### flow/design.v
module solver (
    input clk,
    input reset,
    input insert,
    input advance,
    input [3:0] value,
    output [40:0] solution
);
(* mem2reg *)
reg [40:0] counts [9];
assign solution =
    counts[0] + counts[1] + counts[2]
    + counts[3] + counts[4] + counts[5]
    + counts[6] + counts[7] + counts[8];
always @(posedge clk) begin
    if (reset) begin
        for (integer i = 0; i < 9; i = i + 1) begin
            counts[i] <= 0;
        end
    end if (insert) begin
        counts[value] <= counts[value] + 1;
    end if (advance) begin
        for (integer i = 1; i < 7; i = i + 1) begin
            counts[i - 1] <= counts[i];
        end
        counts[6] <= counts[7] + counts[0];
        counts[7] <= counts[8];
        counts[8] <= counts[0];
    end
end
endmodule
### flow/run.sh
#!/bin/bash
# the make line also repeats each setting of config.mk as NAME=value (left out here)
make -C /OpenROAD-flow-scripts/flow DESIGN_CONFIG=/design/flow/config.mk WORK_HOME=/design/flow/orfs CLKGATE_MAP_FILE= finish
### flow/config.mk
export PLATFORM = sky130hd
export DESIGN_NAME = solver
export DESIGN_NICKNAME = solver
export VERILOG_FILES = /design/flow/design.v
export SDC_FILE = /design/flow/constraint.sdc
export NUM_CORES = 4
export LEC_CHECK = 0
export ABC_AREA = 1
export CAP_MARGIN = 10
export CELL_PAD_IN_SITES_DETAIL_PLACEMENT = 0
export CELL_PAD_IN_SITES_GLOBAL_PLACEMENT = 1
export CORE_ASPECT_RATIO = 1.31
export CORE_MARGIN = 2
export CORE_UTILIZATION = 72
export CTS_CLUSTER_DIAMETER = 363
export CTS_CLUSTER_SIZE = 36
export GPL_ROUTABILITY_DRIVEN = 0
export GPL_TIMING_DRIVEN = 1
export SETUP_SLACK_MARGIN = -0.31
export SLEW_MARGIN = 20
export TNS_END_PERCENT = 90
### flow/constraint.sdc
create_clock -name core_clock -period 5.56 [get_ports {clk}]
set_input_delay 1.1120 -clock core_clock [delete_from_list [all_inputs] [get_ports {clk}]]
set_output_delay 1.1120 -clock core_clock [all_outputs]
set_load 0.01 [all_outputs]
==> results_slide.txt, run 1 <==
Implementation Results

Outcome
  – Outcome: did not finish
  – Last stage reached: 3_1_place_gp_skip_io
  – Run-stopping error: [ERROR GPL-0301] Utilization 117.447 % exceeds 100%.

Yosys
  – Synth Seq Share: 22.6%
  – Prevailing post-synth register cell: sky130_fd_sc_hd__dfxtp_1
  – Largest cells by area after synthesis: sky130_fd_sc_hd__dfxtp_1, sky130_fd_sc_hd__nand2_1, sky130_fd_sc_hd__fa_1, sky130_fd_sc_hd__inv_1, sky130_fd_sc_hd__a21oi_1
  – Xor and xnor fraction of the mapped netlist area: 2.11%
  – Dominant cell by count in the synthesized netlist: sky130_fd_sc_hd__nand2_1
  – Mux cell area share: 0.0306%
  – Adder-cell area share of the yosys netlist: 20.1%
  – Cells after synthesis: 4982
  – Area fraction in compound gates: 16.0%
  – Synthesized registers: 369
  – Nets at Floorplan: 5349
  – Ys cells: 4982
  – Chip area estimate from yosys synthesis: 32800 µm²
  – Most instantiated cells after synthesis: sky130_fd_sc_hd__nand2_1, sky130_fd_sc_hd__inv_1, sky130_fd_sc_hd__nor2_1, sky130_fd_sc_hd__dfxtp_1, sky130_fd_sc_hd__a21oi_1
  – Avg Inst Size Synth: 6.57 µm²
  – Async set-reset flop share out of synthesis: 0%
  – Yosys simple share: 29.0%
  – Cell area after technology mapping: 32800 µm²
  – Distinct lib cells: 55
  – Area share, top type: 22.6%
  – Yosys warning total: 1
  – Main logic family after synthesis: simple AND/OR/NAND/NOR gates
  – EDFF count, synth: 0
  – Largest area contributor in the netlist: sky130_fd_sc_hd__dfxtp_1

Floorplan
  – Core Footprint: 45000 µm²
  – Die width: 190 µm
  – Floorplan Utilization: 72.8%
  – Row count: 89
  – Chip area: 47200 µm²
  – Die height: 248 µm
==> run 2: changes to the inputs <==
ABC_AREA = unset   (was 1)
CAP_MARGIN = 20   (was 10)
CELL_PAD_IN_SITES_DETAIL_PLACEMENT = unset   (was 0)
CELL_PAD_IN_SITES_GLOBAL_PLACEMENT = 2   (was 1)
CORE_ASPECT_RATIO = 1.1   (was 1.31)
CORE_UTILIZATION = 63   (was 72)
CTS_CLUSTER_DIAMETER = 330   (was 363)
CTS_CLUSTER_SIZE = unset   (was 36)
GPL_ROUTABILITY_DRIVEN = unset   (was 0)
GPL_TIMING_DRIVEN = unset   (was 1)
MAX_ROUTING_LAYER = met4   (was unset)
MIN_ROUTING_LAYER = met1   (was unset)
PLACE_DENSITY_LB_ADDON = 0.27   (was unset)
SETUP_SLACK_MARGIN = 0.1   (was -0.31)
SLEW_MARGIN = 35   (was 20)
TNS_END_PERCENT = 100   (was 90)
clock period = 5.22 ns   (was 5.56 ns; I/O delays follow)
==> results_slide.txt, run 2 <==
Implementation Results

Yosys
  – Synthesized registers: 369
  – Largest cells by area after synthesis: sky130_fd_sc_hd__dfxtp_1, sky130_fd_sc_hd__fa_1, sky130_fd_sc_hd__inv_1, sky130_fd_sc_hd__a21oi_1, sky130_fd_sc_hd__o21ai_0
  – Avg Inst Size Synth: 8.63 µm²
  – Yosys warning total: 1
  – Ys cells: 3480
  – Largest area contributor in the netlist: sky130_fd_sc_hd__dfxtp_1
  – Main logic family after synthesis: AND-OR/OR-AND gates
  – Distinct lib cells: 108
  – Area fraction in compound gates: 25.3%
  – Nets at Floorplan: 3847
  – Dominant cell by count in the synthesized netlist: sky130_fd_sc_hd__inv_1
  – Mux cell area share: 1.90%
  – Cells after synthesis: 3480
  – Cell area after technology mapping: 30000 µm²
  – Prevailing post-synth register cell: sky130_fd_sc_hd__dfxtp_1
  – Most instantiated cells after synthesis: sky130_fd_sc_hd__inv_1, sky130_fd_sc_hd__dfxtp_1, sky130_fd_sc_hd__fa_1, sky130_fd_sc_hd__nand2_1, sky130_fd_sc_hd__a21oi_1
  – Adder-cell area share of the yosys netlist: 21.9%
  – Area share, top type: 24.6%
  – Synth Seq Share: 24.6%
  – Async set-reset flop share out of synthesis: 0%
  – Xor and xnor fraction of the mapped netlist area: 4.07%
  – Yosys simple share: 13.9%
  – Chip area estimate from yosys synthesis: 30000 µm²
  – EDFF count, synth: 0

Outcome
  – Outcome: did not finish
  – Run-stopping error: [ERROR FLW-0024] Place density exceeds 1.0 (current PLACE_DENSITY_LB_ADDON =  0.27). Please check if the value of  PLACE_DENSITY_LB_ADDON is between 0 and 0.99.
  – Last stage reached: 3_1_place_gp_skip_io

Floorplan
  – Row count: 83
  – Chip area: 49400 µm²
  – Core Footprint: 46800 µm²
  – Die height: 233 µm
  – Floorplan Utilization: 64.1%
  – Die width: 212 µm
==> run 3: changes to the inputs <==
ABC_AREA = 1   (was unset)
CELL_PAD_IN_SITES_GLOBAL_PLACEMENT = unset   (was 2)
CORE_ASPECT_RATIO = unset   (was 1.1)
CORE_UTILIZATION = 72   (was 63)
CTS_CLUSTER_DIAMETER = 96   (was 330)
CTS_CLUSTER_SIZE = 73   (was unset)
MAX_ROUTING_LAYER = unset   (was met4)
MIN_ROUTING_LAYER = unset   (was met1)
PLACE_DENSITY_LB_ADDON = 0.06   (was 0.27)
SETUP_SLACK_MARGIN = -0.41   (was 0.1)
SLEW_MARGIN = 20   (was 35)
TNS_END_PERCENT = unset   (was 100)
clock period = 4.23 ns   (was 5.22 ns; I/O delays follow)
==> results_slide.txt, run 3 <==
Implementation Results

Yosys
  – Cell area after technology mapping: 32800 µm²
  – Async set-reset flop share out of synthesis: 0%
  – EDFF count, synth: 0
  – Main logic family after synthesis: simple AND/OR/NAND/NOR gates
  – Most instantiated cells after synthesis: sky130_fd_sc_hd__nand2_1, sky130_fd_sc_hd__inv_1, sky130_fd_sc_hd__nor2_1, sky130_fd_sc_hd__dfxtp_1, sky130_fd_sc_hd__a21oi_1
  – Yosys simple share: 29.0%
  – Synthesized registers: 369
  – Area fraction in compound gates: 16.0%
  – Prevailing post-synth register cell: sky130_fd_sc_hd__dfxtp_1
  – Largest cells by area after synthesis: sky130_fd_sc_hd__dfxtp_1, sky130_fd_sc_hd__nand2_1, sky130_fd_sc_hd__fa_1, sky130_fd_sc_hd__inv_1, sky130_fd_sc_hd__a21oi_1
  – Ys cells: 4982
  – Area share, top type: 22.6%
  – Distinct lib cells: 55
  – Largest area contributor in the netlist: sky130_fd_sc_hd__dfxtp_1
  – Yosys warning total: 1
  – Mux cell area share: 0.0306%
  – Avg Inst Size Synth: 6.57 µm²
  – Adder-cell area share of the yosys netlist: 20.1%
  – Nets at Floorplan: 5349
  – Chip area estimate from yosys synthesis: 32800 µm²
  – Cells after synthesis: 4982
  – Xor and xnor fraction of the mapped netlist area: 2.11%
  – Dominant cell by count in the synthesized netlist: sky130_fd_sc_hd__nand2_1
  – Synth Seq Share: 22.6%

Floorplan
  – Die width: 217 µm
  – Core Footprint: 45100 µm²
  – Num ports: 49
  – Row count: 78
  – Floorplan Utilization: 72.6%
  – Chip area: 47200 µm²
  – Die height: 217 µm

Clock network
  – Clock Root Buffer: sky130_fd_sc_hd__clkbuf_16
  – Number of buffers added by the clock tree synthesis step: 18
  – CTS H-Tree Depth: 1
  – Sinks on the clock net: 369
  – Maximum clock insertion buffer count: 3

Place
  – Gp weighted congestion: 1.18
  – IO Port Bufs: 48
  – Total half-perimeter wirelength after legalization and detailed placement: 102000 µm
  – Placed Instance Area: 39600 µm²

Global routing
  – Overflow left after global routing: 158
  – Overall global routing resource usage: 80.6%

Outcome
  – Outcome: did not finish
  – Run-stopping error: [ERROR GRT-0116] Global routing finished with congestion. Check the congestion regions in the DRC Viewer.
  – Last stage reached: 5_1_grt
## run 3: metal layers
layer | GRT usage [%] | overflow
met1 | 80.7 | 6
met3 | 68.6 | 19
met2 | 94.6 | 62
met4 | 78.3 | 71
met5 | 43.8 | 0
## run 3: through the flow
stage               total power, µW  TNS (ns)  std cells  setup WS [ns]  utilization [%]
floorplan                      8250     -9.43       4982         -0.478                -
global placement              12100    -44.26       6136          -1.58             87.8
detailed placement            12500    -58.29       6136          -1.75             87.8
CTS                           15300    -55.89       6225          -1.71             91.7
## run 3: timing repair
item                       in CTS
resized                       369
pin swaps                      65
setup endpoints to repair      39
buffers inserted               64
hold buffers                    0
==> run 4: changes to the inputs <==
CELL_PAD_IN_SITES_DETAIL_PLACEMENT = 0   (was unset)
CELL_PAD_IN_SITES_GLOBAL_PLACEMENT = 1   (was unset)
CORE_ASPECT_RATIO = 0.5   (was unset)
CORE_UTILIZATION = 61   (was 72)
CTS_CLUSTER_DIAMETER = 247   (was 96)
CTS_CLUSTER_SIZE = 98   (was 73)
GPL_ROUTABILITY_DRIVEN = 0   (was unset)
PLACE_DENSITY = 0.39   (was unset)
PLACE_DENSITY_LB_ADDON = unset   (was 0.06)
SETUP_SLACK_MARGIN = unset   (was -0.41)
TNS_END_PERCENT = 35   (was unset)
clock period = 9.0 ns   (was 4.23 ns; I/O delays follow)
==> results_slide.txt, run 4 <==
Implementation Results

Outcome
  – Outcome: did not finish
  – Last stage reached: 3_1_place_gp_skip_io
  – Run-stopping error: [ERROR GPL-0301] Utilization 100.696 % exceeds 100%.

Floorplan
  – Core Footprint: 52500 µm²
  – Chip area: 55700 µm²
  – Row count: 59
  – Floorplan Utilization: 62.4%
  – Die height: 168 µm
  – Die width: 332 µm

Yosys
  – Most instantiated cells after synthesis: sky130_fd_sc_hd__nand2_1, sky130_fd_sc_hd__inv_1, sky130_fd_sc_hd__nor2_1, sky130_fd_sc_hd__dfxtp_1, sky130_fd_sc_hd__a21oi_1
  – Cell area after technology mapping: 32800 µm²
  – Largest cells by area after synthesis: sky130_fd_sc_hd__dfxtp_1, sky130_fd_sc_hd__nand2_1, sky130_fd_sc_hd__fa_1, sky130_fd_sc_hd__inv_1, sky130_fd_sc_hd__a21oi_1
  – Synthesized registers: 369
  – Yosys warning total: 1
  – Distinct lib cells: 55
  – Adder-cell area share of the yosys netlist: 20.1%
  – EDFF count, synth: 0
  – Area share, top type: 22.6%
  – Avg Inst Size Synth: 6.57 µm²
  – Async set-reset flop share out of synthesis: 0%
  – Synth Seq Share: 22.6%
  – Mux cell area share: 0.0306%
  – Chip area estimate from yosys synthesis: 32800 µm²
  – Prevailing post-synth register cell: sky130_fd_sc_hd__dfxtp_1
  – Ys cells: 4982
  – Yosys simple share: 29.0%
  – Xor and xnor fraction of the mapped netlist area: 2.11%
  – Main logic family after synthesis: simple AND/OR/NAND/NOR gates
  – Cells after synthesis: 4982
  – Dominant cell by count in the synthesized netlist: sky130_fd_sc_hd__nand2_1
  – Area fraction in compound gates: 16.0%
  – Largest area contributor in the netlist: sky130_fd_sc_hd__dfxtp_1
  – Nets at Floorplan: 5349
==> run 5: changes to the inputs <==
ABC_AREA = unset   (was 1)
CELL_PAD_IN_SITES_DETAIL_PLACEMENT = unset   (was 0)
CELL_PAD_IN_SITES_GLOBAL_PLACEMENT = unset   (was 1)
CORE_ASPECT_RATIO = unset   (was 0.5)
CORE_UTILIZATION = 40   (was 61)
CTS_CLUSTER_DIAMETER = unset   (was 247)
CTS_CLUSTER_SIZE = 86   (was 98)
GPL_ROUTABILITY_DRIVEN = unset   (was 0)
GPL_TIMING_DRIVEN = 0   (was unset)
MAX_ROUTING_LAYER = met4   (was unset)
MIN_ROUTING_LAYER = met2   (was unset)
PLACE_DENSITY = unset   (was 0.39)
PLACE_DENSITY_LB_ADDON = 0.12   (was unset)
TNS_END_PERCENT = unset   (was 35)
==> results_slide.txt, run 5 <==
Implementation Results

Yosys
  – Chip area estimate from yosys synthesis: 30000 µm²
  – Ys cells: 3480
  – Adder-cell area share of the yosys netlist: 21.9%
  – Area share, top type: 24.6%
  – Dominant cell by count in the synthesized netlist: sky130_fd_sc_hd__inv_1
  – Nets at Floorplan: 3847
  – Most instantiated cells after synthesis: sky130_fd_sc_hd__inv_1, sky130_fd_sc_hd__dfxtp_1, sky130_fd_sc_hd__fa_1, sky130_fd_sc_hd__nand2_1, sky130_fd_sc_hd__a21oi_1
  – Yosys simple share: 13.9%
  – Xor and xnor fraction of the mapped netlist area: 4.07%
  – Cell area after technology mapping: 30000 µm²
  – Area fraction in compound gates: 25.3%
  – Cells after synthesis: 3480
  – Prevailing post-synth register cell: sky130_fd_sc_hd__dfxtp_1
  – Synth Seq Share: 24.6%
  – Synthesized registers: 369
  – Mux cell area share: 1.90%
  – Async set-reset flop share out of synthesis: 0%
  – Avg Inst Size Synth: 8.63 µm²
  – Largest cells by area after synthesis: sky130_fd_sc_hd__dfxtp_1, sky130_fd_sc_hd__fa_1, sky130_fd_sc_hd__inv_1, sky130_fd_sc_hd__a21oi_1, sky130_fd_sc_hd__o21ai_0
  – Yosys warning total: 1
  – Distinct lib cells: 108
  – Largest area contributor in the netlist: sky130_fd_sc_hd__dfxtp_1
  – EDFF count, synth: 0
  – Main logic family after synthesis: AND-OR/OR-AND gates

Clock network
  – Sinks on the clock net: 369
  – Maximum clock insertion buffer count: 3
  – Clock Root Buffer: sky130_fd_sc_hd__clkbuf_16
  – CTS H-Tree Depth: 2
  – Number of buffers added by the clock tree synthesis step: 48
  – Hold buffer count at CTS: 0

Place
  – Placed insts: 4509
  – IO Port Bufs: 45
  – Total half-perimeter wirelength after legalization and detailed placement: 139000 µm
  – Placed Instance Area: 32000 µm²
  – Gp weighted congestion: 1.25

Outcome
  – Outcome: did not finish
  – Last stage reached: 5_1_grt
  – Run-stopping error: [ERROR GRT-0116] Global routing finished with congestion. Check the congestion regions in the DRC Viewer.

Floorplan
  – Num ports: 49
  – Die width: 278 µm
  – Die height: 278 µm
  – Row count: 100
  – Floorplan Utilization: 40.3%
  – Core Footprint: 74400 µm²
  – Chip area: 77300 µm²

Global routing
  – Overflow left after global routing: 1912
  – Overall global routing resource usage: 89.8%
-- run 5: timing repair --
| item | 4_1_cts |
|---|---|
| endpoints found under the setup margin | 7 |
| resized | 6 |
| setup buffers | 2 |
| pin swaps | 2 |
-- run 5: per-stage QoR --
stage	util, %	power [µW]	setup slack, ns
after CTS	45.2	14400	0.0321
after detailed placement	43.0	12200	0.125
after global placement	42.6	11900	-1.56
after floorplan	-	7460	1.84
-- run 5: per-layer routing --
| layer | global-route usage, % | GRT overflow |
|---|---|---|
| met1 | - | - |
| met2 | 90.5 | 164 |
| met3 | 103 | 1667 |
| met4 | 67.2 | 81 |
| met5 | - | - |
==> run 6: changes to the inputs <==
CAP_MARGIN = 15   (was 20)
CORE_UTILIZATION = 72   (was 40)
CTS_CLUSTER_DIAMETER = 96   (was unset)
CTS_CLUSTER_SIZE = 14   (was 86)
GPL_TIMING_DRIVEN = unset   (was 0)
MAX_ROUTING_LAYER = unset   (was met4)
MIN_ROUTING_LAYER = unset   (was met2)
PLACE_DENSITY_LB_ADDON = unset   (was 0.12)
SETUP_SLACK_MARGIN = -0.41   (was unset)
TNS_END_PERCENT = 80   (was unset)
clock period = 4.23 ns   (was 9.0 ns; I/O delays follow)
==> results_slide.txt, run 6 <==
Implementation Results

Outcome
  – Outcome: did not finish
  – Last stage reached: 5_1_grt

Yosys
  – Synth Seq Share: 24.6%
  – Cell area after technology mapping: 30000 µm²
  – EDFF count, synth: 0
  – Ys cells: 3480
  – Main logic family after synthesis: AND-OR/OR-AND gates
  – Largest area contributor in the netlist: sky130_fd_sc_hd__dfxtp_1
  – Largest cells by area after synthesis: sky130_fd_sc_hd__dfxtp_1, sky130_fd_sc_hd__fa_1, sky130_fd_sc_hd__inv_1, sky130_fd_sc_hd__a21oi_1, sky130_fd_sc_hd__o21ai_0
  – Distinct lib cells: 108
  – Nets at Floorplan: 3847
  – Synthesized registers: 369
  – Cells after synthesis: 3480
  – Yosys warning total: 1
  – Xor and xnor fraction of the mapped netlist area: 4.07%
  – Chip area estimate from yosys synthesis: 30000 µm²
  – Async set-reset flop share out of synthesis: 0%
  – Area fraction in compound gates: 25.3%
  – Adder-cell area share of the yosys netlist: 21.9%
  – Yosys simple share: 13.9%
  – Prevailing post-synth register cell: sky130_fd_sc_hd__dfxtp_1
  – Avg Inst Size Synth: 8.63 µm²
  – Most instantiated cells after synthesis: sky130_fd_sc_hd__inv_1, sky130_fd_sc_hd__dfxtp_1, sky130_fd_sc_hd__fa_1, sky130_fd_sc_hd__nand2_1, sky130_fd_sc_hd__a21oi_1
  – Area share, top type: 24.6%
  – Dominant cell by count in the synthesized netlist: sky130_fd_sc_hd__inv_1
  – Mux cell area share: 1.90%

Place
  – Gp weighted congestion: 1.14
  – DP Worst Slack: -2.23 ns
  – Total half-perimeter wirelength after legalization and detailed placement: 90100 µm
  – IO Port Bufs: 48

Floorplan
  – Num ports: 49
  – Die height: 208 µm
  – Die width: 208 µm
  – Chip area: 43400 µm²
  – Floorplan Utilization: 73.2%
  – Row count: 74
  – Core Footprint: 41000 µm²

Clock network
  – Number of buffers added by the clock tree synthesis step: 30
  – Clock Root Buffer: sky130_fd_sc_hd__clkbuf_16
  – Hold buffer count at CTS: 0
  – CTS H-Tree Depth: 1
  – Sinks on the clock net: 369
  – Maximum clock insertion buffer count: 3
-- run 6: what timing repair did --
item	in CTS
resized	236
setup endpoints to repair	39
setup buffers	24
pin swaps	71
-- run 6: through the flow --
stage          std cells  total power [µW]  util [%]  area, µm²  hold slack (ns)
2_1_floorplan       3480             17800         -      30400            0.447
3_3_place_gp        4583             31000      88.9      36500            0.473
3_5_place_dp        4583             32200      88.9      36500            0.504
4_1_cts             4626             35900      91.8      37600            0.514
==> run 7: changes to the inputs <==
ABC_AREA = 1   (was unset)
CAP_MARGIN = 20   (was 15)
CELL_PAD_IN_SITES_DETAIL_PLACEMENT = 1   (was unset)
CELL_PAD_IN_SITES_GLOBAL_PLACEMENT = 1   (was unset)
CORE_ASPECT_RATIO = 1.31   (was unset)
CORE_UTILIZATION = 32   (was 72)
CTS_CLUSTER_DIAMETER = unset   (was 96)
CTS_CLUSTER_SIZE = 40   (was 14)
GPL_ROUTABILITY_DRIVEN = 0   (was unset)
GPL_TIMING_DRIVEN = 1   (was unset)
HOLD_SLACK_MARGIN = 0.25   (was unset)
MIN_ROUTING_LAYER = met2   (was unset)
PLACE_DENSITY_LB_ADDON = 0.08   (was unset)
SETUP_SLACK_MARGIN = unset   (was -0.41)
TNS_END_PERCENT = 40   (was 80)
clock period = 10.5 ns   (was 4.23 ns; I/O delays follow)
==> results_slide.txt, run 7 <==
Key Metrics from the Run

Yosys
  – Synth Seq Share: 22.6%
  – Nets at Floorplan: 5349
  – Synthesized registers: 369
  – Mux cell area share: 0.0306%
  – Distinct lib cells: 55
  – EDFF count, synth: 0
  – Yosys simple share: 29.0%
  – Cell area after technology mapping: 32800 µm²
  – Yosys warning total: 1
  – Async set-reset flop share out of synthesis: 0%
  – Adder-cell area share of the yosys netlist: 20.1%
  – Dominant cell by count in the synthesized netlist: sky130_fd_sc_hd__nand2_1
  – Ys cells: 4982
  – Chip area estimate from yosys synthesis: 32800 µm²
  – Main logic family after synthesis: simple AND/OR/NAND/NOR gates
  – Most instantiated cells after synthesis: sky130_fd_sc_hd__nand2_1, sky130_fd_sc_hd__inv_1, sky130_fd_sc_hd__nor2_1, sky130_fd_sc_hd__dfxtp_1, sky130_fd_sc_hd__a21oi_1
  – Cells after synthesis: 4982
  – Area share, top type: 22.6%
  – Largest area contributor in the netlist: sky130_fd_sc_hd__dfxtp_1
  – Largest cells by area after synthesis: sky130_fd_sc_hd__dfxtp_1, sky130_fd_sc_hd__nand2_1, sky130_fd_sc_hd__fa_1, sky130_fd_sc_hd__inv_1, sky130_fd_sc_hd__a21oi_1
  – Xor and xnor fraction of the mapped netlist area: 2.11%
  – Area fraction in compound gates: 16.0%
  – Prevailing post-synth register cell: sky130_fd_sc_hd__dfxtp_1
  – Avg Inst Size Synth: 6.57 µm²

Critical path
  – CP Data Required Time: 8.40 ns
  – Endpoint type of the worst setup path: primary output
  – Worst path top cell family by delay: adder cells
  – Classification of the worst setup path: reg -> out
  – Stages on the worst setup path: 20
  – Max FO, Critical Path: 4
  – Slowest-stage cell, CP: sky130_fd_sc_hd__o21ai_0
  – Launching element type of the critical path: flip-flop
  – Worst Setup EP: solution[33]
  – Start of the worst register-to-register path: counts[7][0]
  – Count of cells along the worst register-to-register path: 13
  – Critical path, cell by cell: inv_1 -> fa_1 -> inv_1 -> fa_1 -> fa_1 -> inv_1 -> fa_1 -> inv_1 -> ha_1 -> nand3_1 -> nand2_1 -> a21oi_1 -> o21ai_0 -> nand2_1 -> o21ai_0 -> a21oi_1 -> o21ai_0 -> nand2_1 -> nand2_1 -> clkdlybuf4s50_1
  – Max stage delay on crit path: 0.77 ns
  – Worst path bufs/invs: 5
  – Reg2reg end: counts[6][28]
  – Crit path DAT: 7.42 ns
  – Setup slack of the most critical reg-to-reg path: 6.12 ns
  – Launch point of the worst path: counts[0][2]

Floorplan
  – Chip area: 105000 µm²
  – Num ports: 49
  – Die height: 370 µm
  – Core Footprint: 102000 µm²
  – Row count: 134
  – Floorplan Utilization: 32.2%
  – Die width: 284 µm

Global routing
  – Overall global routing resource usage: 49.5%
  – Antenna violations before repair: 1
  – Global-route wire length before repair: 250000 µm
  – Largest net degree at the start of global routing: 122
  – Overflow left after global routing: 0
  – Vias in the first global route: 52100

Min path
  – Capture endpoint of the worst hold path: counts[1][31]
  – Hold path startpoint: counts[2][31]
  – Worst hold stages: 2
  – Type of the worst min-delay path: reg -> reg

Clock network
  – CTS tree: yes
  – Post-CTS Resized: 0
  – Maximum clock insertion buffer count: 3
  – Clock Root Buffer: sky130_fd_sc_hd__clkbuf_16
  – Clock-pin slew of the registers on the worst-case setup and hold paths: 0.06 ns
  – Sinks on the clock net: 369
  – Number of buffers added by the clock tree synthesis step: 51
  – Hold buffer count at CTS: 0
  – Post-CTS repair timing setup buffer count: 0
  – CTS H-Tree Depth: 2
  – Worst skew pair latency: 0.68 ns

Place
  – Total half-perimeter wirelength after legalization and detailed placement: 119000 µm
  – IO Port Bufs: 48
  – Placed Instance Area: 34500 µm²

Pwr
  – Clock group power: 1880 µW
  – Comb group: 2950 µW
  – Power in sequential cells: 1630 µW
  – Combinational fraction of design power: 45.7%
  – Design internal power: 3580 µW
  – P per Cell Area: 178 nW/µm²
  – Switch Pwr: 2880 µW
  – Leak pwr: 0.0159 µW
  – Fraction of power consumed by sequential logic: 25.2%
  – Worst vdd rail ir drop: 0.128 mV
  – Largest power group: combinational logic
  – Share of total power in the clock network: 29.1%
  – Sw Ratio: 44.6%

STA
  – Count of endpoints failing hold in the final timing report: 0
  – Unrepaired setup endpoints after global routing: false
  – Max Transition Viols Final: 0
  – Total negative setup slack: 0 ns
  – Crit path time final: 9.52 ns
  – Transition time at the pin with the least slew margin: 1.25 ns
  – Max Freq: 0.105 GHz
  – Post-route fraction of the period consumed by the critical path: 90.6%
  – Final setup viols: 0
  – Final worst clock skew: 0.0374 ns
  – Relative slew slack: 16.4%

Layout
  – Nets: 5271
  – Area added between synthesis and finish: 10.7%
  – Layout filler cell count: 13100
  – Final std cell area, no fill: 36300 µm²

Route
  – Number of remaining DRC errors: 0
  – Post-DR vias/cell: 7.61
  – Average wire per standard cell: 27.6 µm
  – Total Routed Length: 175000 µm
  – Pre-Repair DR Iteration Count: 10
  – Number of violations reported at the end of detailed-routing iteration 0: 10100
  – Via count: 48300
  – Number of routed nets with antenna violations: 0

Flow run
  – Tally of max-capacitance violations: 0
  – Tool Warnings: 35

Outcome
  – Outcome: finished clean
run 7: layout make-up:
cell class	instances	area, µm²	share of cell area [%]
antenna	42	105	0.290
clock buffer	76	1510	4.17
clock inverter	16	140	0.386
inverter	637	2400	6.63
multi-input combinational	3743	22100	60.9
sequential	369	7390	20.4
tap	1360	1700	4.69
timing repair buffer	102	915	2.52
run 7: stage by stage:
stage	power (µW)	worst slack [ns]	hold slack (ns)	util (%)	cells
2_1_floorplan	3110	4.17	0.425	-	4982
3_3_place_gp	4430	2.18	0.448	33.9	6209
3_5_place_dp	4440	2.16	0.455	33.9	6209
4_1_cts	6270	1.47	0.465	35.6	6301
5_1_grt	6720	0.787	0.481	35.6	6308
6_report	6470	0.985	0.462	35.7	6345
run 7: per-layer routing:
metal | track usage [%] | vias up | part of all wire, %
met5 | 22.7 | - | 1.3
met4 | 14.6 | 82 | 13
met3 | 61.2 | 1958 | 39
met2 | 59.4 | 14400 | 46
met1 | - | 16200 | 0
li1 | - | 15600 | -
==> run 8: changes to the inputs <==
CELL_PAD_IN_SITES_DETAIL_PLACEMENT = 2   (was 1)
CELL_PAD_IN_SITES_GLOBAL_PLACEMENT = 2   (was 1)
CORE_ASPECT_RATIO = 1.93   (was 1.31)
CORE_UTILIZATION = 50   (was 32)
CTS_CLUSTER_SIZE = 42   (was 40)
GPL_TIMING_DRIVEN = unset   (was 1)
HOLD_SLACK_MARGIN = unset   (was 0.25)
MAX_ROUTING_LAYER = met4   (was unset)
PLACE_DENSITY_LB_ADDON = unset   (was 0.08)
SLEW_MARGIN = 35   (was 20)
TNS_END_PERCENT = unset   (was 40)
clock period = 9.99 ns   (was 10.5 ns; I/O delays follow)
==> results_slide.txt, run 8 <==
Implementation Results

Outcome
  – Outcome: did not finish
  – Last stage reached: 3_1_place_gp_skip_io
  – Run-stopping error: [ERROR GPL-0301] Utilization 102.006 % exceeds 100%.

Yosys
  – Cells after synthesis: 4982
  – Chip area estimate from yosys synthesis: 32800 µm²
  – Cell area after technology mapping: 32800 µm²
  – Xor and xnor fraction of the mapped netlist area: 2.11%
  – Largest cells by area after synthesis: sky130_fd_sc_hd__dfxtp_1, sky130_fd_sc_hd__nand2_1, sky130_fd_sc_hd__fa_1, sky130_fd_sc_hd__inv_1, sky130_fd_sc_hd__a21oi_1
  – Main logic family after synthesis: simple AND/OR/NAND/NOR gates
  – Synth Seq Share: 22.6%
  – Area share, top type: 22.6%
  – Yosys simple share: 29.0%
  – EDFF count, synth: 0
  – Most instantiated cells after synthesis: sky130_fd_sc_hd__nand2_1, sky130_fd_sc_hd__inv_1, sky130_fd_sc_hd__nor2_1, sky130_fd_sc_hd__dfxtp_1, sky130_fd_sc_hd__a21oi_1
  – Largest area contributor in the netlist: sky130_fd_sc_hd__dfxtp_1
  – Mux cell area share: 0.0306%
  – Avg Inst Size Synth: 6.57 µm²
  – Dominant cell by count in the synthesized netlist: sky130_fd_sc_hd__nand2_1
  – Distinct lib cells: 55
  – Yosys warning total: 1
  – Synthesized registers: 369
  – Async set-reset flop share out of synthesis: 0%
  – Nets at Floorplan: 5349
  – Area fraction in compound gates: 16.0%
  – Prevailing post-synth register cell: sky130_fd_sc_hd__dfxtp_1
  – Adder-cell area share of the yosys netlist: 20.1%
  – Ys cells: 4982

Floorplan
  – Die height: 360 µm
  – Row count: 130
  – Floorplan Utilization: 50.5%
  – Core Footprint: 64900 µm²
  – Chip area: 67700 µm²
  – Die width: 188 µm
==> run 9: changes to the inputs <==
ABC_AREA = unset   (was 1)
CELL_PAD_IN_SITES_DETAIL_PLACEMENT = unset   (was 2)
CELL_PAD_IN_SITES_GLOBAL_PLACEMENT = unset   (was 2)
CORE_ASPECT_RATIO = unset   (was 1.93)
CORE_UTILIZATION = 28   (was 50)
CTS_CLUSTER_SIZE = unset   (was 42)
GPL_ROUTABILITY_DRIVEN = unset   (was 0)
MAX_ROUTING_LAYER = unset   (was met4)
MIN_ROUTING_LAYER = unset   (was met2)
SLEW_MARGIN = 20   (was 35)
clock period = 11.4 ns   (was 9.99 ns; I/O delays follow)
==> results_slide.txt, run 9 <==
Key Metrics from the Run

Critical path
  – Launching element type of the critical path: flip-flop
  – Setup slack of the most critical reg-to-reg path: 6.95 ns
  – Max stage delay on crit path: 0.84 ns
  – Max FO, Critical Path: 5
  – Slowest-stage cell, CP: sky130_fd_sc_hd__a211oi_1
  – Endpoint type of the worst setup path: primary output
  – CP Data Required Time: 9.12 ns
  – Worst Setup EP: solution[39]
  – Stages on the worst setup path: 19
  – Critical path, cell by cell: inv_1 -> fa_1 -> inv_1 -> fa_1 -> fa_1 -> inv_1 -> fa_1 -> inv_1 -> ha_1 -> nand3_1 -> o22ai_1 -> o21ai_0 -> a211oi_1 -> buf_4 -> o2111ai_1 -> a211oi_1 -> o31ai_1 -> o211ai_1 -> clkdlybuf4s50_1
  – Crit path DAT: 7.43 ns
  – Worst path top cell family by delay: AND-OR/OR-AND gates
  – Start of the worst register-to-register path: counts[0][0]
  – Reg2reg end: counts[6][40]
  – Worst path bufs/invs: 6
  – Count of cells along the worst register-to-register path: 14
  – Launch point of the worst path: counts[0][9]
  – Classification of the worst setup path: reg -> out

Place
  – IO Port Bufs: 48
  – DP Worst Slack: 2.40 ns
  – Total half-perimeter wirelength after legalization and detailed placement: 78700 µm
  – Gp weighted congestion: 0.963
  – Placed Instance Area: 31700 µm²
  – Placed insts: 4749

Route
  – Number of routed nets with antenna violations: 0
  – Total Routed Length: 116000 µm
  – Number of remaining DRC errors: 0
  – Via count: 27600
  – Post-DR vias/cell: 5.71
  – Number of violations reported at the end of detailed-routing iteration 0: 3662
  – Average wire per standard cell: 24.1 µm
  – Pre-Repair DR Iteration Count: 7

Yosys
  – Largest area contributor in the netlist: sky130_fd_sc_hd__dfxtp_1
  – Synthesized registers: 369
  – Area share, top type: 24.6%
  – Prevailing post-synth register cell: sky130_fd_sc_hd__dfxtp_1
  – EDFF count, synth: 0
  – Yosys simple share: 13.9%
  – Avg Inst Size Synth: 8.63 µm²
  – Adder-cell area share of the yosys netlist: 21.9%
  – Cell area after technology mapping: 30000 µm²
  – Ys cells: 3480
  – Distinct lib cells: 108
  – Xor and xnor fraction of the mapped netlist area: 4.07%
  – Mux cell area share: 1.90%
  – Yosys warning total: 1
  – Most instantiated cells after synthesis: sky130_fd_sc_hd__inv_1, sky130_fd_sc_hd__dfxtp_1, sky130_fd_sc_hd__fa_1, sky130_fd_sc_hd__nand2_1, sky130_fd_sc_hd__a21oi_1
  – Async set-reset flop share out of synthesis: 0%
  – Synth Seq Share: 24.6%
  – Main logic family after synthesis: AND-OR/OR-AND gates
  – Chip area estimate from yosys synthesis: 30000 µm²
  – Nets at Floorplan: 3847
  – Largest cells by area after synthesis: sky130_fd_sc_hd__dfxtp_1, sky130_fd_sc_hd__fa_1, sky130_fd_sc_hd__inv_1, sky130_fd_sc_hd__a21oi_1, sky130_fd_sc_hd__o21ai_0
  – Dominant cell by count in the synthesized netlist: sky130_fd_sc_hd__inv_1
  – Area fraction in compound gates: 25.3%
  – Cells after synthesis: 3480

Floorplan
  – Num ports: 49
  – Floorplan Utilization: 28.1%
  – Die height: 332 µm
  – Chip area: 110000 µm²
  – Row count: 120
  – Core Footprint: 107000 µm²
  – Die width: 332 µm

Global routing
  – Overall global routing resource usage: 20.7%
  – Overflow left after global routing: 0
  – Global-route wire length before repair: 175000 µm
  – Antenna violations before repair: 2
  – Largest net degree at the start of global routing: 243
  – Vias in the first global route: 26600

Pwr
  – Fraction of power consumed by sequential logic: 14.7%
  – P per Cell Area: 324 nW/µm²
  – Combinational fraction of design power: 70.2%
  – Share of total power in the clock network: 15.1%
  – Design internal power: 5820 µW
  – Largest power group: combinational logic
  – Comb group: 7590 µW
  – Switch Pwr: 4980 µW
  – Sw Ratio: 46.1%
  – Leak pwr: 0.0134 µW
  – Clock group power: 1630 µW
  – Worst vdd rail ir drop: 0.370 mV
  – Power in sequential cells: 1580 µW

STA
  – Worst-case setup margin in the final layout: 1.69 ns
  – Count of endpoints failing hold in the final timing report: 0
  – Unrepaired setup endpoints after global routing: false
  – Max Freq: 0.103 GHz
  – Max Transition Viols Final: 0
  – Final setup viols: 0
  – Worst-case hold slack: 0.491 ns
  – Post-route fraction of the period consumed by the critical path: 85.2%
  – Relative slew slack: 16.1%
  – Crit path time final: 9.71 ns
  – Total negative setup slack: 0 ns
  – Transition time at the pin with the least slew margin: 1.26 ns
  – Final worst clock skew: 0.0187 ns

Clock network
  – Post-CTS repair timing setup buffer count: 0
  – CTS H-Tree Depth: 2
  – Number of buffers added by the clock tree synthesis step: 46
  – Sinks on the clock net: 369
  – Clock-pin slew of the registers on the worst-case setup and hold paths: 0.06 ns
  – Maximum clock insertion buffer count: 3
  – CTS tree: yes
  – Clock Root Buffer: sky130_fd_sc_hd__clkbuf_16
  – Worst skew pair latency: 0.61 ns
  – Post-CTS Resized: 0
  – Hold buffer count at CTS: 0

Min path
  – Worst hold stages: 2
  – Hold path startpoint: counts[8][15]
  – Type of the worst min-delay path: reg -> reg
  – Capture endpoint of the worst hold path: counts[7][15]

Layout
  – Nets: 3761
  – Non-Filler Instances: 4834
  – Final std cell area, no fill: 33400 µm²
  – Area added between synthesis and finish: 11.1%

Flow run
  – Tool Warnings: 32
  – Tally of max-capacitance violations: 0

Outcome
  – Outcome: finished clean
## run 9: cell type report
cell class | count | area (µm²)
fill | 11100 | 73400
multi-input combinational | 2487 | 20200
sequential | 369 | 7390
tap | 1403 | 1760
inverter | 383 | 1440
clock buffer | 71 | 1390
timing repair buffer | 107 | 923
clock inverter | 13 | 246
antenna | 1 | 2.50
## run 9: layer usage
layer  GRT usage, %  wire length, µm
met1           27.3            46300
met5              0                0
met2           31.8            51000
met3           4.37            12200
met4           10.8             6870
## run 9: per-stage QoR
stage | total power [µW] | utilization, %
4_1_cts | 11000 | 31.3
2_1_floorplan | 5890 | -
5_1_grt | 11700 | 31.3
6_report | 10800 | 31.3
3_3_place_gp | 9270 | 29.7
3_5_place_dp | 9250 | 29.7
==> run 10: changes to the inputs <==
CORE_UTILIZATION = 65   (was 28)
clock period = 8.74 ns   (was 11.4 ns; I/O delays follow)
==> results_slide.txt, run 10 <==
Key Metrics from the Run

Yosys
  – Dominant cell by count in the synthesized netlist: sky130_fd_sc_hd__inv_1
  – Avg Inst Size Synth: 8.63 µm²
  – Distinct lib cells: 108
  – Area fraction in compound gates: 25.3%
  – Most instantiated cells after synthesis: sky130_fd_sc_hd__inv_1, sky130_fd_sc_hd__dfxtp_1, sky130_fd_sc_hd__fa_1, sky130_fd_sc_hd__nand2_1, sky130_fd_sc_hd__a21oi_1
  – Cell area after technology mapping: 30000 µm²
  – Synth Seq Share: 24.6%
  – Area share, top type: 24.6%
  – Yosys simple share: 13.9%
  – Largest area contributor in the netlist: sky130_fd_sc_hd__dfxtp_1
  – Nets at Floorplan: 3847
  – Mux cell area share: 1.90%
  – EDFF count, synth: 0
  – Cells after synthesis: 3480
  – Chip area estimate from yosys synthesis: 30000 µm²
  – Main logic family after synthesis: AND-OR/OR-AND gates
  – Adder-cell area share of the yosys netlist: 21.9%
  – Prevailing post-synth register cell: sky130_fd_sc_hd__dfxtp_1
  – Ys cells: 3480
  – Async set-reset flop share out of synthesis: 0%
  – Xor and xnor fraction of the mapped netlist area: 4.07%
  – Yosys warning total: 1
  – Largest cells by area after synthesis: sky130_fd_sc_hd__dfxtp_1, sky130_fd_sc_hd__fa_1, sky130_fd_sc_hd__inv_1, sky130_fd_sc_hd__a21oi_1, sky130_fd_sc_hd__o21ai_0
  – Synthesized registers: 369

Route
  – Post-DR vias/cell: 7.19
  – Number of routed nets with antenna violations: 0
  – Number of remaining DRC errors: 0
  – Pre-Repair DR Iteration Count: 7
  – Total Routed Length: 116000 µm
  – Number of violations reported at the end of detailed-routing iteration 0: 4814
  – Via count: 29000
  – Average wire per standard cell: 28.8 µm

STA
  – Transition time at the pin with the least slew margin: 1.30 ns
  – Count of endpoints failing hold in the final timing report: 0
  – Final worst clock skew: 0.0257 ns
  – Total negative setup slack: 0 ns
  – Crit path time final: 8.50 ns
  – Max Freq: 0.118 GHz
  – Unrepaired setup endpoints after global routing: false
  – Post-route fraction of the period consumed by the critical path: 97.2%
  – Max Transition Viols Final: 0
  – Final setup viols: 0
  – Relative slew slack: 13.2%

Pwr
  – Leak pwr: 0.0134 µW
  – Share of total power in the clock network: 13.5%
  – Power Total: 14800 µW
  – P per Cell Area: 457 nW/µm²
  – Comb group: 10700 µW
  – Clock group power: 1990 µW
  – Worst vdd rail ir drop: 1.62 mV
  – Switch Pwr: 7220 µW
  – Power in sequential cells: 2060 µW
  – Fraction of power consumed by sequential logic: 13.9%
  – Largest power group: combinational logic
  – Sw Ratio: 48.9%
  – Design internal power: 7560 µW
  – Combinational fraction of design power: 72.6%

Critical path
  – Endpoint type of the worst setup path: primary output
  – Setup slack of the most critical reg-to-reg path: 3.94 ns
  – Stages on the worst setup path: 22
  – CP Data Required Time: 6.99 ns
  – Start of the worst register-to-register path: counts[7][4]
  – Count of cells along the worst register-to-register path: 11
  – Critical path, cell by cell: inv_1 -> fa_1 -> inv_1 -> fa_1 -> fa_1 -> inv_1 -> fa_1 -> inv_1 -> ha_1 -> a21o_1 -> o21bai_1 -> a221o_1 -> a221oi_1 -> a211oi_1 -> buf_4 -> o2111ai_2 -> a211oi_1 -> buf_4 -> o31ai_2 -> nand2_1 -> o211ai_1 -> clkdlybuf4s50_1
  – Worst path bufs/invs: 7
  – Worst path top cell family by delay: adder cells
  – Reg2reg end: counts[6][39]
  – Max stage delay on crit path: 0.56 ns
  – Classification of the worst setup path: reg -> out
  – Max FO, Critical Path: 6
  – Slowest-stage cell, CP: sky130_fd_sc_hd__clkdlybuf4s50_1
  – Launching element type of the critical path: flip-flop
  – Launch point of the worst path: counts[0][14]
  – Crit path DAT: 6.75 ns
  – Worst Setup EP: solution[39]

Clock network
  – Number of buffers added by the clock tree synthesis step: 44
  – Worst skew pair latency: 0.62 ns
  – Maximum clock insertion buffer count: 3
  – CTS tree: yes
  – Hold buffer count at CTS: 0
  – Sinks on the clock net: 369
  – Clock Root Buffer: sky130_fd_sc_hd__clkbuf_16
  – CTS H-Tree Depth: 2
  – Post-CTS repair timing setup buffer count: 0
  – Clock-pin slew of the registers on the worst-case setup and hold paths: 0.06 ns
  – Post-CTS Resized: 1

Floorplan
  – Row count: 78
  – Floorplan Utilization: 66.0%
  – Core Footprint: 45500 µm²
  – Num ports: 49
  – Die height: 219 µm
  – Chip area: 47900 µm²
  – Die width: 219 µm

Outcome
  – Outcome: finished clean

Place
  – IO Port Bufs: 48
  – Total half-perimeter wirelength after legalization and detailed placement: 77200 µm
  – Gp weighted congestion: 1.09

Min path
  – Capture endpoint of the worst hold path: counts[3][15]
  – Hold path startpoint: counts[4][15]
  – Worst hold stages: 2
  – Type of the worst min-delay path: reg -> reg

Global routing
  – Overall global routing resource usage: 48.2%
  – Global-route wire length before repair: 171000 µm
  – Largest net degree at the start of global routing: 216
  – Vias in the first global route: 27600
  – Overflow left after global routing: 0
  – Antenna violations before repair: 6

Layout
  – Area added between synthesis and finish: 7.76%
  – Nets: 3761

Flow run
  – Tally of max-capacitance violations: 0
  – Tool Warnings: 37
run 10: layer usage:
layer / GRT usage, % / wire [µm] / vias up / share of wire (%)
met4: 31.5 / 9580 / 4 / 8.3
met1: 63.9 / 41600 / 13800 / 36
li1: - / - / 12200 / -
met2: 67.9 / 46800 / 2280 / 40
met5: 0 / 44 / - / 0.038
met3: 14.9 / 17800 / 652 / 15
run 10: cell type report:
type | instances | area, µm²
Inverter | 383 | 1440
Timing Repair Buffer | 109 | 938
Tap cell | 600 | 751
Sequential cell | 369 | 7390
Fill cell | 3629 | 13100
Clock buffer | 60 | 1240
Antenna cell | 4 | 10.0
Multi-Input combinational cell | 2487 | 20300
Clock inverter | 16 | 260
run 10: stage by stage:
step / utilization [%] / hold WS (ns) / worst slack [ns] / instance area (µm²) / std cells
after global placement: 67.7 / 0.475 / 0.755 / 30800 / 3948
final: 71.2 / 0.494 / 0.241 / 32400 / 4028
after floorplan: - / 0.447 / 1.63 / 30000 / 3480
after CTS: 71.0 / 0.496 / 0.0431 / 32300 / 4024
after global routing: 71.2 / 0.519 / 0.0112 / 32400 / 4024
after detailed placement: 67.7 / 0.489 / 0.575 / 30800 / 3948
==> run 11: changes to the inputs <==
CORE_UTILIZATION = 40   (was 65)
clock period = 11.1 ns   (was 8.74 ns; I/O delays follow)
==> results_slide.txt, run 11 <==
Key Metrics from the Run

Outcome
  – Outcome: finished clean

Yosys
  – Area share, top type: 24.6%
  – Async set-reset flop share out of synthesis: 0%
  – Synth Seq Share: 24.6%
  – Yosys warning total: 1
  – Avg Inst Size Synth: 8.63 µm²
  – Cells after synthesis: 3480
  – Xor and xnor fraction of the mapped netlist area: 4.07%
  – Mux cell area share: 1.90%
  – Prevailing post-synth register cell: sky130_fd_sc_hd__dfxtp_1
  – Ys cells: 3480
  – Synthesized registers: 369
  – Chip area estimate from yosys synthesis: 30000 µm²
  – Adder-cell area share of the yosys netlist: 21.9%
  – Largest cells by area after synthesis: sky130_fd_sc_hd__dfxtp_1, sky130_fd_sc_hd__fa_1, sky130_fd_sc_hd__inv_1, sky130_fd_sc_hd__a21oi_1, sky130_fd_sc_hd__o21ai_0
  – Largest area contributor in the netlist: sky130_fd_sc_hd__dfxtp_1
  – Main logic family after synthesis: AND-OR/OR-AND gates
  – Dominant cell by count in the synthesized netlist: sky130_fd_sc_hd__inv_1
  – EDFF count, synth: 0
  – Area fraction in compound gates: 25.3%
  – Cell area after technology mapping: 30000 µm²
  – Distinct lib cells: 108
  – Nets at Floorplan: 3847
  – Most instantiated cells after synthesis: sky130_fd_sc_hd__inv_1, sky130_fd_sc_hd__dfxtp_1, sky130_fd_sc_hd__fa_1, sky130_fd_sc_hd__nand2_1, sky130_fd_sc_hd__a21oi_1
  – Yosys simple share: 13.9%

Clock network
  – Hold buffer count at CTS: 0
  – Maximum clock insertion buffer count: 3
  – Clock-pin slew of the registers on the worst-case setup and hold paths: 0.06 ns
  – Clock Root Buffer: sky130_fd_sc_hd__clkbuf_16
  – CTS H-Tree Depth: 2
  – Number of buffers added by the clock tree synthesis step: 45
  – Worst skew pair latency: 0.61 ns
  – Post-CTS Resized: 0
  – Sinks on the clock net: 369
  – Post-CTS repair timing setup buffer count: 0
  – CTS tree: yes

Pwr
  – Clock group power: 1520 µW
  – Fraction of power consumed by sequential logic: 14.4%
  – Share of total power in the clock network: 13.6%
  – Worst vdd rail ir drop: 0.558 mV
  – Largest power group: combinational logic
  – Power in sequential cells: 1620 µW
  – Leak pwr: 0.0134 µW
  – Design internal power: 5870 µW
  – Sw Ratio: 47.7%
  – Comb group: 8080 µW
  – Switch Pwr: 5360 µW
  – P per Cell Area: 343 nW/µm²
  – Combinational fraction of design power: 72.0%

Layout
  – Fraction of the core area covered by cells at the end of the flow: 43.9%
  – Non-Filler Instances: 4399
  – Area added between synthesis and finish: 8.90%
  – Nets: 3762

Floorplan
  – Num ports: 49
  – Row count: 100
  – Core Footprint: 74400 µm²
  – Die width: 278 µm
  – Chip area: 77300 µm²
  – Floorplan Utilization: 40.3%
  – Die height: 278 µm

STA
  – Max Freq: 0.102 GHz
  – Max Transition Viols Final: 0
  – Transition time at the pin with the least slew margin: 1.15 ns
  – Relative slew slack: 23.0%
  – Unrepaired setup endpoints after global routing: false
  – Worst-case hold slack: 0.488 ns
  – Count of endpoints failing hold in the final timing report: 0
  – Crit path time final: 9.84 ns
  – Final worst clock skew: 0.0269 ns
  – Post-route fraction of the period consumed by the critical path: 88.7%
  – Final setup viols: 0
  – Total negative setup slack: 0 ns

Place
  – Placed insts: 4316
  – IO Port Bufs: 48
  – Total half-perimeter wirelength after legalization and detailed placement: 79000 µm
  – Gp weighted congestion: 0.939

Critical path
  – Classification of the worst setup path: reg -> out
  – Critical path, cell by cell: inv_1 -> fa_1 -> inv_1 -> fa_1 -> fa_1 -> inv_1 -> fa_1 -> inv_1 -> ha_1 -> fa_1 -> a211oi_1 -> o21bai_1 -> nor2_1 -> o41ai_1 -> buf_4 -> a31oi_1 -> o41ai_1 -> buf_4 -> a211o_1 -> a31o_2 -> a31oi_1 -> xnor2_1 -> clkdlybuf4s50_1
  – Launching element type of the critical path: flip-flop
  – Crit path DAT: 7.62 ns
  – Start of the worst register-to-register path: counts[7][4]
  – Max stage delay on crit path: 0.89 ns
  – Slowest-stage cell, CP: sky130_fd_sc_hd__a31oi_1
  – Setup slack of the most critical reg-to-reg path: 6.58 ns
  – Stages on the worst setup path: 23
  – Launch point of the worst path: counts[0][2]
  – Worst path bufs/invs: 7
  – Worst path top cell family by delay: adder cells
  – CP Data Required Time: 8.88 ns
  – Dominant cell type by count on the critical path: sky130_fd_sc_hd__fa_1
  – Max FO, Critical Path: 5
  – Count of cells along the worst register-to-register path: 11
  – Reg2reg end: counts[6][39]
  – Worst Setup EP: solution[40]
  – Endpoint type of the worst setup path: primary output

Global routing
  – Global-route wire length before repair: 171000 µm
  – Overflow left after global routing: 0
  – Overall global routing resource usage: 29.2%
  – Vias in the first global route: 26100
  – Largest net degree at the start of global routing: 211
  – Antenna violations before repair: 0

Route
  – Number of violations reported at the end of detailed-routing iteration 0: 3686
  – Post-DR vias/cell: 6.22
  – Via count: 27400
  – Number of routed nets with antenna violations: 0
  – Average wire per standard cell: 26.1 µm
  – Pre-Repair DR Iteration Count: 7
  – Number of remaining DRC errors: 0
  – Total Routed Length: 115000 µm

Min path
  – Worst hold stages: 2
  – Capture endpoint of the worst hold path: counts[7][15]
  – Type of the worst min-delay path: reg -> reg
  – Hold path startpoint: counts[8][15]

Flow run
  – Tool Warnings: 35
  – Tally of max-capacitance violations: 0
-- run 11: cell type report --
class | instances | area (µm²)
fill | 7234 | 41700
multi-input combinational | 2487 | 20200
sequential | 369 | 7390
inverter | 383 | 1440
clock buffer | 75 | 1420
tap | 969 | 1210
timing repair buffer | 109 | 942
clock inverter | 6 | 61.3
antenna | 1 | 2.50
-- run 11: per-layer routing --
| metal | global-route usage [%] | routed length [µm] | up-vias | share of wire [%] |
|---|---|---|---|---|
| li1 | - | - | 12200 | - |
| met1 | 40.6 | 48000 | 13400 | 42 |
| met2 | 43.9 | 49400 | 1519 | 43 |
| met3 | 4.73 | 11100 | 299 | 9.6 |
| met4 | 14.5 | 6240 | 0 | 5.4 |
| met5 | 0 | 0 | - | 0 |
-- run 11: metrics by stage --
step	cell area [µm²]	power, µW	setup slack (ns)
final	32700	11200	1.26
after global routing	32700	12000	1.04
after CTS	32700	11200	1.24
after detailed placement	31200	9670	1.91
after global placement	31200	9680	1.92
after floorplan	30000	6050	3.52
==> run 12: changes to the inputs <==
ABC_AREA = 1   (was unset)
CAP_MARGIN = 10   (was 20)
CELL_PAD_IN_SITES_DETAIL_PLACEMENT = 0   (was unset)
CELL_PAD_IN_SITES_GLOBAL_PLACEMENT = 1   (was unset)
CORE_ASPECT_RATIO = 1.31   (was unset)
CORE_UTILIZATION = 72   (was 40)
CTS_CLUSTER_DIAMETER = 363   (was unset)
CTS_CLUSTER_SIZE = 40   (was unset)
GPL_ROUTABILITY_DRIVEN = 0   (was unset)
GPL_TIMING_DRIVEN = 1   (was unset)
SETUP_SLACK_MARGIN = 1.04   (was unset)
TNS_END_PERCENT = 90   (was unset)
clock period = 6.79 ns   (was 11.1 ns; I/O delays follow)
==> results_slide.txt, run 12 <==
Implementation Results

Outcome
  – Outcome: did not finish
  – Last stage reached: 3_1_place_gp_skip_io
  – Run-stopping error: [ERROR GPL-0301] Utilization 117.447 % exceeds 100%.

Yosys
  – Area share, top type: 22.6%
  – Adder-cell area share of the yosys netlist: 20.1%
  – Yosys simple share: 29.0%
  – Chip area estimate from yosys synthesis: 32800 µm²
  – Dominant cell by count in the synthesized netlist: sky130_fd_sc_hd__nand2_1
  – Synthesized registers: 369
  – Async set-reset flop share out of synthesis: 0%
  – EDFF count, synth: 0
  – Cell area after technology mapping: 32800 µm²
  – Largest cells by area after synthesis: sky130_fd_sc_hd__dfxtp_1, sky130_fd_sc_hd__nand2_1, sky130_fd_sc_hd__fa_1, sky130_fd_sc_hd__inv_1, sky130_fd_sc_hd__a21oi_1
  – Synth Seq Share: 22.6%
  – Avg Inst Size Synth: 6.57 µm²
  – Mux cell area share: 0.0306%
  – Distinct lib cells: 55
  – Ys cells: 4982
  – Nets at Floorplan: 5349
  – Xor and xnor fraction of the mapped netlist area: 2.11%
  – Area fraction in compound gates: 16.0%
  – Cells after synthesis: 4982
  – Largest area contributor in the netlist: sky130_fd_sc_hd__dfxtp_1
  – Main logic family after synthesis: simple AND/OR/NAND/NOR gates
  – Yosys warning total: 1
  – Prevailing post-synth register cell: sky130_fd_sc_hd__dfxtp_1
  – Most instantiated cells after synthesis: sky130_fd_sc_hd__nand2_1, sky130_fd_sc_hd__inv_1, sky130_fd_sc_hd__nor2_1, sky130_fd_sc_hd__dfxtp_1, sky130_fd_sc_hd__a21oi_1

Floorplan
  – Die height: 248 µm
  – Row count: 89
  – Chip area: 47200 µm²
  – Core Footprint: 45000 µm²
  – Die width: 190 µm
  – Floorplan Utilization: 72.8%
==> run 13: changes to the inputs <==
ABC_AREA = unset   (was 1)
CAP_MARGIN = 20   (was 10)
CELL_PAD_IN_SITES_DETAIL_PLACEMENT = unset   (was 0)
CELL_PAD_IN_SITES_GLOBAL_PLACEMENT = unset   (was 1)
CORE_ASPECT_RATIO = unset   (was 1.31)
CTS_CLUSTER_DIAMETER = 380   (was 363)
CTS_CLUSTER_SIZE = 14   (was 40)
GPL_ROUTABILITY_DRIVEN = unset   (was 0)
GPL_TIMING_DRIVEN = unset   (was 1)
PLACE_DENSITY_LB_ADDON = 0.07   (was unset)
SETUP_SLACK_MARGIN = 1.28   (was 1.04)
TNS_END_PERCENT = unset   (was 90)
clock period = 4.34 ns   (was 6.79 ns; I/O delays follow)
==> results_slide.txt, run 13 <==
Implementation Results

Yosys
  – Dominant cell by count in the synthesized netlist: sky130_fd_sc_hd__inv_1
  – Prevailing post-synth register cell: sky130_fd_sc_hd__dfxtp_1
  – Synth Seq Share: 24.6%
  – Cells after synthesis: 3480
  – Area share, top type: 24.6%
  – Chip area estimate from yosys synthesis: 30000 µm²
  – Largest cells by area after synthesis: sky130_fd_sc_hd__dfxtp_1, sky130_fd_sc_hd__fa_1, sky130_fd_sc_hd__inv_1, sky130_fd_sc_hd__a21oi_1, sky130_fd_sc_hd__o21ai_0
  – Yosys warning total: 1
  – Mux cell area share: 1.90%
  – Ys cells: 3480
  – Distinct lib cells: 108
  – Yosys simple share: 13.9%
  – Synthesized registers: 369
  – Async set-reset flop share out of synthesis: 0%
  – Main logic family after synthesis: AND-OR/OR-AND gates
  – EDFF count, synth: 0
  – Cell area after technology mapping: 30000 µm²
  – Adder-cell area share of the yosys netlist: 21.9%
  – Nets at Floorplan: 3847
  – Area fraction in compound gates: 25.3%
  – Largest area contributor in the netlist: sky130_fd_sc_hd__dfxtp_1
  – Avg Inst Size Synth: 8.63 µm²
  – Xor and xnor fraction of the mapped netlist area: 4.07%
  – Most instantiated cells after synthesis: sky130_fd_sc_hd__inv_1, sky130_fd_sc_hd__dfxtp_1, sky130_fd_sc_hd__fa_1, sky130_fd_sc_hd__nand2_1, sky130_fd_sc_hd__a21oi_1

Clock network
  – Sinks on the clock net: 369
  – Number of buffers added by the clock tree synthesis step: 30
  – Maximum clock insertion buffer count: 3
  – CTS H-Tree Depth: 1
  – Clock Root Buffer: sky130_fd_sc_hd__clkbuf_16

Floorplan
  – Num ports: 49
  – Die width: 208 µm
  – Core Footprint: 41000 µm²
  – Floorplan Utilization: 73.2%
  – Chip area: 43400 µm²
  – Die height: 208 µm
  – Row count: 74

Outcome
  – Outcome: did not finish
  – Last stage reached: 5_1_grt
  – Run-stopping error: [ERROR GRT-0116] Global routing finished with congestion. Check the congestion regions in the DRC Viewer.

Global routing
  – Overflow left after global routing: 1186
  – Overall global routing resource usage: 96.9%

Place
  – Placed Instance Area: 36700 µm²
  – Gp weighted congestion: 1.13
  – Total half-perimeter wirelength after legalization and detailed placement: 93700 µm
  – IO Port Bufs: 48
-- run 13: metal layers --
layer	track usage, %	overflow
met5	81.0	16
met4	101	348
met3	90.6	101
met2	105	637
met1	93.7	84
-- run 13: timing repair --
item                                    CTS
pin swaps                               185
hold buffers                              0
gates cloned                              6
gates resized                           483
endpoints found under the setup margin  383
setup buffers                            91
-- run 13: through the flow --
stage                     std cells  total power (µW)  setup WS, ns
after floorplan                3480             17900         -1.19
after global placement         4537             28800         -1.93
after detailed placement       4537             30300         -2.08
after CTS                      4666             33900         -2.36
==> run 14: changes to the inputs <==
ABC_AREA = 0   (was unset)
CELL_PAD_IN_SITES_DETAIL_PLACEMENT = 0   (was unset)
CELL_PAD_IN_SITES_GLOBAL_PLACEMENT = 0   (was unset)
CORE_ASPECT_RATIO = 1.31   (was unset)
CTS_CLUSTER_DIAMETER = unset   (was 380)
CTS_CLUSTER_SIZE = 40   (was 14)
GPL_ROUTABILITY_DRIVEN = 1   (was unset)
GPL_TIMING_DRIVEN = 1   (was unset)
MAX_ROUTING_LAYER = met4   (was unset)
PLACE_DENSITY_LB_ADDON = 0.08   (was 0.07)
SETUP_SLACK_MARGIN = 2.11   (was 1.28)
TNS_END_PERCENT = 5   (was unset)
clock period = 7.11 ns   (was 4.34 ns; I/O delays follow)
==> results_slide.txt, run 14 <==
Key Metrics from the Run

Layout
  – Non-Filler Instances: 4238
  – Area added between synthesis and finish: 16.0%
  – Register area: 7410 µm²
  – Combinational cell area excluding buffers and inverters: 21000 µm²
  – Fraction of the core area covered by cells at the end of the flow: 84.6%
  – Nets: 4035
  – Layout filler cell count: 2266

Yosys
  – Largest area contributor in the netlist: sky130_fd_sc_hd__dfxtp_1
  – Cells after synthesis: 3480
  – Distinct lib cells: 108
  – EDFF count, synth: 0
  – Synthesized registers: 369
  – Main logic family after synthesis: AND-OR/OR-AND gates
  – Nets at Floorplan: 3847
  – Largest cells by area after synthesis: sky130_fd_sc_hd__dfxtp_1, sky130_fd_sc_hd__fa_1, sky130_fd_sc_hd__inv_1, sky130_fd_sc_hd__a21oi_1, sky130_fd_sc_hd__o21ai_0
  – Mux cell area share: 1.90%
  – Area fraction in compound gates: 25.3%
  – Synth Seq Share: 24.6%
  – Cell area after technology mapping: 30000 µm²
  – Yosys warning total: 1
  – Async set-reset flop share out of synthesis: 0%
  – Adder-cell area share of the yosys netlist: 21.9%
  – Prevailing post-synth register cell: sky130_fd_sc_hd__dfxtp_1
  – Avg Inst Size Synth: 8.63 µm²
  – Chip area estimate from yosys synthesis: 30000 µm²
  – Area share, top type: 24.6%
  – Dominant cell by count in the synthesized netlist: sky130_fd_sc_hd__inv_1
  – Xor and xnor fraction of the mapped netlist area: 4.07%
  – Ys cells: 3480
  – Yosys simple share: 13.9%
  – Most instantiated cells after synthesis: sky130_fd_sc_hd__inv_1, sky130_fd_sc_hd__dfxtp_1, sky130_fd_sc_hd__fa_1, sky130_fd_sc_hd__nand2_1, sky130_fd_sc_hd__a21oi_1

Global routing
  – Global-route wire length before repair: 186000 µm
  – Overflow left after global routing: 0
  – Largest net degree at the start of global routing: 215
  – Vias in the first global route: 31900
  – Overall global routing resource usage: 58.7%
  – Antenna violations before repair: 10

Pwr
  – P per Cell Area: 590 nW/µm²
  – Clock group power: 2230 µW
  – Share of total power in the clock network: 10.9%
  – Design internal power: 10400 µW
  – Comb group: 15800 µW
  – Largest power group: combinational logic
  – Combinational fraction of design power: 76.9%
  – Switch Pwr: 10100 µW
  – Power in sequential cells: 2510 µW
  – Sw Ratio: 49.3%
  – Fraction of power consumed by sequential logic: 12.2%
  – Worst vdd rail ir drop: 2.00 mV
  – Leak pwr: 0.0149 µW

STA
  – Max Freq: 0.129 GHz
  – Max Transition Viols Final: 9
  – Post-route fraction of the period consumed by the critical path: 109%
  – Crit path time final: 7.74 ns
  – Relative slew slack: -4.89%
  – Unrepaired setup endpoints after global routing: true
  – Final worst clock skew: 0.0241 ns
  – Worst-case setup margin in the final layout: -0.626 ns
  – Worst-case hold slack: 0.506 ns
  – Count of endpoints failing hold in the final timing report: 0
  – Final setup viols: 25
  – Transition time at the pin with the least slew margin: 1.57 ns

Clock network
  – Clock-pin slew of the registers on the worst-case setup and hold paths: 0.07 ns
  – Number of buffers added by the clock tree synthesis step: 39
  – Worst skew pair latency: 0.58 ns
  – CTS tree: yes
  – Maximum clock insertion buffer count: 3
  – CTS H-Tree Depth: 2
  – Clock Root Buffer: sky130_fd_sc_hd__clkbuf_16
  – Sinks on the clock net: 369

Critical path
  – Crit path DAT: 6.31 ns
  – Reg2reg end: counts[6][39]
  – Slowest-stage cell, CP: sky130_fd_sc_hd__fa_1
  – Stages on the worst setup path: 24
  – Count of cells along the worst register-to-register path: 12
  – Classification of the worst setup path: reg -> out
  – Worst Setup EP: solution[40]
  – Launch point of the worst path: counts[1][12]
  – Worst path bufs/invs: 9
  – Critical path, cell by cell: inv_1 -> fa_1 -> inv_1 -> fa_2 -> fa_1 -> inv_1 -> fa_1 -> inv_1 -> ha_1 -> buf_4 -> buf_4 -> a21oi_1 -> o21ai_1 -> a31oi_2 -> o41ai_4 -> a31oi_2 -> buf_4 -> o41ai_4 -> buf_4 -> a211o_4 -> a31o_4 -> a31oi_4 -> xnor2_1 -> buf_2
  – Start of the worst register-to-register path: counts[0][4]
  – Setup slack of the most critical reg-to-reg path: 2.21 ns
  – CP Data Required Time: 5.69 ns
  – Launching element type of the critical path: flip-flop
  – Max FO, Critical Path: 3
  – Worst path top cell family by delay: adder cells
  – Max stage delay on crit path: 0.63 ns
  – Endpoint type of the worst setup path: primary output

Min path
  – Type of the worst min-delay path: reg -> reg
  – Hold path startpoint: counts[1][18]
  – Capture endpoint of the worst hold path: counts[0][18]
  – Worst hold stages: 2

Outcome
  – Outcome: finished with violations
  – Layout check faults: capacitance limit, slew limit, setup timing

Place
  – IO Port Bufs: 48
  – Placed insts: 4112
  – Total half-perimeter wirelength after legalization and detailed placement: 80100 µm
  – Gp weighted congestion: 1.07

Floorplan
  – Core Footprint: 41200 µm²
  – Die width: 182 µm
  – Chip area: 43400 µm²
  – Row count: 85
  – Die height: 238 µm
  – Num ports: 49
  – Floorplan Utilization: 73.0%

Route
  – Pre-Repair DR Iteration Count: 22
  – Average wire per standard cell: 30.8 µm
  – Total Routed Length: 130000 µm
  – Number of violations reported at the end of detailed-routing iteration 0: 7188
  – Number of routed nets with antenna violations: 0
  – Via count: 32500
  – Post-DR vias/cell: 7.67
  – Number of remaining DRC errors: 0

Flow run
  – Tally of max-capacitance violations: 1
  – Tool Warnings: 41
[run 14: final cells by class]
| class | count | share of cell area, % |
|---|---|---|
| diodes | 21 | 0.151 |
| clock buffers | 55 | 3.21 |
| clock inverters | 13 | 0.564 |
| inverters | 383 | 4.13 |
| multi-input cells | 2487 | 60.2 |
| flip-flops and latches | 369 | 21.3 |
| well taps | 522 | 1.88 |
| repair buffers | 388 | 8.61 |
[run 14: repair_timing]
action | 4_1_cts | 5_1_grt
hold buffers | 0 | 0
pin swaps | 49 | 64
resized | 232 | 107
buffers inserted | 20 | 16
endpoints found under the setup margin | 294 | 286
[run 14: through the flow]
step | power (µW) | TNS (ns) | instance area (µm²) | worst slack (ns)
floorplan | 9780 | 0 | 30100 | 1.01
global placement | 15200 | -0.00653 | 32600 | -0.00358
detailed placement | 15800 | -1.04 | 32600 | -0.309
CTS | 18300 | -2.09 | 34300 | -0.407
global route | 21300 | -10.33 | 34800 | -0.733
finish | 20600 | -8.45 | 34800 | -0.626
[run 14: per-layer routing]
layer  vias to the layer above  part of all wire (%)  GRT usage, %
met4                         0                    12          49.8
met5                         -                     0             -
met3                      1423                    17          22.5
met1                     14900                    30          64.4
met2                      3469                    41          83.7
li1                      12800                     -             -
No activity file was given, so power comes from the tool's default toggle rates.
